## run 1
==> flow/design.v (excerpt) <==
module mult16_top (
  input         clk,
  input  [15:0] a,
  input  [15:0] b,
  output [31:0] p
);
Settings: LEC_CHECK=0, CAP_MARGIN=20, CORE_MARGIN=2, CORE_UTILIZATION=72, CTS_CLUSTER_DIAMETER=187, PLACE_DENSITY_LB_ADDON=0.14, SETUP_SLACK_MARGIN=3.43, SLEW_MARGIN=20; clock period 12.0 ns.
run.sh (not shown) runs the stock make flow with config.mk's settings and CLKGATE_MAP_FILE=.
From the logs: run 1 reached the end of the flow and failed the layout checks with negative setup slack.
diff inputs: run 1 => run 2
# run 1
export LEC_CHECK = 0
export CAP_MARGIN = 20
export CORE_MARGIN = 2
export CORE_UTILIZATION = 72
export CTS_CLUSTER_DIAMETER = 187
export PLACE_DENSITY_LB_ADDON = 0.14
export SETUP_SLACK_MARGIN = 3.43
export SLEW_MARGIN = 20
create_clock -name core_clock -period 12.0 [get_ports {clk}]
# run 2
export LEC_CHECK = 0
export CAP_MARGIN = 20
export CORE_MARGIN = 2
export CORE_UTILIZATION = 58
export SLEW_MARGIN = 20
create_clock -name core_clock -period 7.9 [get_ports {clk}]
## What came out
In run 2 the implementation ran to completion but is not tape-out ready, as the final checks report negative setup slack.
Run 2 against run 1: total of plain and repair buffers excluding clock buffers increased 24%, required time of the critical path fell 4.14 ns, final critical-path share of the clock period now larger, arrival time at the worst endpoint decreased 0.14 ns.
Going from run 1 to run 2, post-placement worst setup slack moved down, wire length decreased by 2300 um relative to the old numbers.
Across both runs, detail-routed via count per cell was lower for run 2 than for run 1.
Going from run 1 to run 2, hold slack moved down; clock latency on the worst-skew pair went down 0.04 ns.
Setup changes, run 2 to run 3
# run 2
export LEC_CHECK = 0
export CAP_MARGIN = 20
export CORE_MARGIN = 2
export CORE_UTILIZATION = 58
export SLEW_MARGIN = 20
create_clock -name core_clock -period 7.9 [get_ports {clk}]
# run 3
export LEC_CHECK = 0
export CAP_MARGIN = 20
export CORE_MARGIN = 2
export CORE_UTILIZATION = 55
export SLEW_MARGIN = 20
create_clock -name core_clock -period 14.2 [get_ports {clk}]
Findings:
Run 3 did not stop at any stage, and its layout met the timing, DRC and antenna checks.
Changes observed in run 3 relative to run 2: tap cell instance count grew by 4; normalized max-slew margin shrank by 2.0 points; final weighted congestion in routability-driven placement shrank by 1.5%.
Inputs modified between run 3 and run 4:
# run 3
export LEC_CHECK = 0
export CAP_MARGIN = 20
export CORE_MARGIN = 2
export CORE_UTILIZATION = 55
export SLEW_MARGIN = 20
create_clock -name core_clock -period 14.2 [get_ports {clk}]
# run 4
export LEC_CHECK = 0
export ABC_AREA = 1
export CAP_MARGIN = 20
export CORE_MARGIN = 2
export CORE_UTILIZATION = 72
export PLACE_DENSITY = 0.35
export SLEW_MARGIN = 20
create_clock -name core_clock -period 9.39 [get_ports {clk}]
### Flow results
Every stage of run 4 finished as expected; the final checks, on the other hand, flagged negative setup slack, which means the layout fails. The clock-pin slew of the registers on the worst-case setup and hold paths of run 3 and that of run 4 are within noise of each other. Measured against run 3, the estimated wirelength of the detail-placed design of run 4 comes out at 1.12 times the reference value. | via count of the first global-routing pass | lower: run 3 |. Run 4 vs. run 3: count of clock-buffer cells in the layout went up; finished layout cell area higher. Taking run 3 as the reference, in run 4 portion of the clock cycle consumed by the worst path in the final layout went up 38 points. Run 3 ended up with b_r[0] as its timing startpoint of the critical path; run 4 ended up with b_r[1].

Setup of build 3:
mult16_top again, from the RTL that the note above started with.
export LEC_CHECK = 0
export ABC_AREA = 0
export CAP_MARGIN = 40
export CELL_PAD_IN_SITES_DETAIL_PLACEMENT = 0
export CELL_PAD_IN_SITES_GLOBAL_PLACEMENT = 2
export CORE_ASPECT_RATIO = 1.72
export CORE_MARGIN = 3
export CORE_UTILIZATION = 59
export GPL_ROUTABILITY_DRIVEN = 1
export GPL_TIMING_DRIVEN = 0
export HOLD_SLACK_MARGIN = 0.13
export MAX_ROUTING_LAYER = met5
export MIN_ROUTING_LAYER = met2
export PLACE_DENSITY = 0.8
export SLEW_MARGIN = 20
create_clock -name core_clock -period 7.91 [get_ports {clk}]
Build 3 never completed; the flow aborted with a tool error in global placement.
Setup changes, build 3 to build 18
# build 3
export LEC_CHECK = 0
export ABC_AREA = 0
export CAP_MARGIN = 40
export CELL_PAD_IN_SITES_DETAIL_PLACEMENT = 0
export CELL_PAD_IN_SITES_GLOBAL_PLACEMENT = 2
export CORE_ASPECT_RATIO = 1.72
export CORE_MARGIN = 3
export CORE_UTILIZATION = 59
export GPL_ROUTABILITY_DRIVEN = 1
export GPL_TIMING_DRIVEN = 0
export HOLD_SLACK_MARGIN = 0.13
export MAX_ROUTING_LAYER = met5
export MIN_ROUTING_LAYER = met2
export PLACE_DENSITY = 0.8
export SLEW_MARGIN = 20
create_clock -name core_clock -period 7.91 [get_ports {clk}]
# build 18
export LEC_CHECK = 0
export ABC_AREA = 1
export CAP_MARGIN = 40
export CELL_PAD_IN_SITES_DETAIL_PLACEMENT = 0
export CELL_PAD_IN_SITES_GLOBAL_PLACEMENT = 2
export CORE_ASPECT_RATIO = 1.44
export CORE_MARGIN = 3
export CORE_UTILIZATION = 59
export GPL_ROUTABILITY_DRIVEN = 0
export HOLD_SLACK_MARGIN = 0.13
export MAX_ROUTING_LAYER = met5
export SLEW_MARGIN = 5
create_clock -name core_clock -period 7.91 [get_ports {clk}]
## What came out
Final checks on build 18, whose flow otherwise completed, came back failing, citing negative setup slack. The register share after synthesis in build 18 was lower than what build 3 gave. Changes observed in build 18 relative to build 3: floorplan utilization rose 0.40 points; post-synthesis average cell area lost about 4.3%; number of nets produced by synthesis rose 59. Row synthesized cell count: build 18 higher / build 3 lower. Compared with build 3, build 18 shows a higher synthesized area. Across both runs, row count was lower for build 18 than for build 3. Build 18 vs build 3: total cell area reported by yosys after synthesis up by a few percent. Build 18: die span in y about 6.4% below build 3. Of build 3 and build 18, build 18 shows the lower simple logic cell fraction of the synthesized area, with build 3 above it.
The inputs of build 64 differ from those of build 18 as listed below.
# build 18
export LEC_CHECK = 0
export ABC_AREA = 1
export CAP_MARGIN = 40
export CELL_PAD_IN_SITES_DETAIL_PLACEMENT = 0
export CELL_PAD_IN_SITES_GLOBAL_PLACEMENT = 2
export CORE_ASPECT_RATIO = 1.44
export CORE_MARGIN = 3
export CORE_UTILIZATION = 59
export GPL_ROUTABILITY_DRIVEN = 0
export HOLD_SLACK_MARGIN = 0.13
export MAX_ROUTING_LAYER = met5
export SLEW_MARGIN = 5
create_clock -name core_clock -period 7.91 [get_ports {clk}]
# build 64
export LEC_CHECK = 0
export ABC_AREA = 1
export CAP_MARGIN = 20
export CORE_MARGIN = 2
export CORE_UTILIZATION = 68
export SLEW_MARGIN = 20
create_clock -name core_clock -period 21.7 [get_ports {clk}]
==> results <==
Build 64 went all the way through synthesis, placement and routing and the layout is clean on timing, DRC and antenna. Per the comparison of build 64 with build 18, fmax went down by about 12%. | global-route met2 utilization | build 18 vs build 64 | ≈ equal |. Changes observed in build 64 relative to build 18: total routed wire length on the met1 layer went up about 8%, non-filler instance count after layout saw a decrease. Setup slack after placement is higher on build 64. Setup WNS build 18 -> build 64: better.
### build 64 -> build 59
# build 64
export LEC_CHECK = 0
export ABC_AREA = 1
export CAP_MARGIN = 20
export CORE_MARGIN = 2
export CORE_UTILIZATION = 68
export SLEW_MARGIN = 20
create_clock -name core_clock -period 21.7 [get_ports {clk}]
# build 59
export LEC_CHECK = 0
export CAP_MARGIN = 20
export CORE_MARGIN = 2
export CORE_UTILIZATION = 57
export SLEW_MARGIN = 20
create_clock -name core_clock -period 7.89 [get_ports {clk}]
### Flow results
Although build 59 finished all stages, its layout failed final checks on negative setup slack.
Between build 64 and build 59, the placer's final routability congestion estimate is higher for build 64.
Wire length on met1 (build 59 over build 64): decrease, 2.0%
Against build 64 as the reference, build 59 delivers a higher period utilization.
Build 64 → build 59: via count barely changed, part of the Yosys area used for sequential elements climbed 0.66 points, cell area after placement climbed about 5%, final instance count without filler cells up about 4.6%.
Delta (build 59 minus build 64): clock-buffer cell count rose by 1, detailed-routed wire length on met2 fell by 340 um.
What build 78 does differently from build 59 at the input level:
# build 59
export LEC_CHECK = 0
export CAP_MARGIN = 20
export CORE_MARGIN = 2
export CORE_UTILIZATION = 57
export SLEW_MARGIN = 20
create_clock -name core_clock -period 7.89 [get_ports {clk}]
# build 78
export LEC_CHECK = 0
export CAP_MARGIN = 20
export CORE_MARGIN = 2
export CORE_UTILIZATION = 72
export PLACE_DENSITY = 0.67
export SLEW_MARGIN = 20
create_clock -name core_clock -period 12.1 [get_ports {clk}]
Findings:
Build 78 ends up with lower final count of negative-setup-slack endpoints than build 59 does. Nothing crashed in build 78 and all stages finished; the problem is that the final layout failed, the offending checks being negative setup slack.
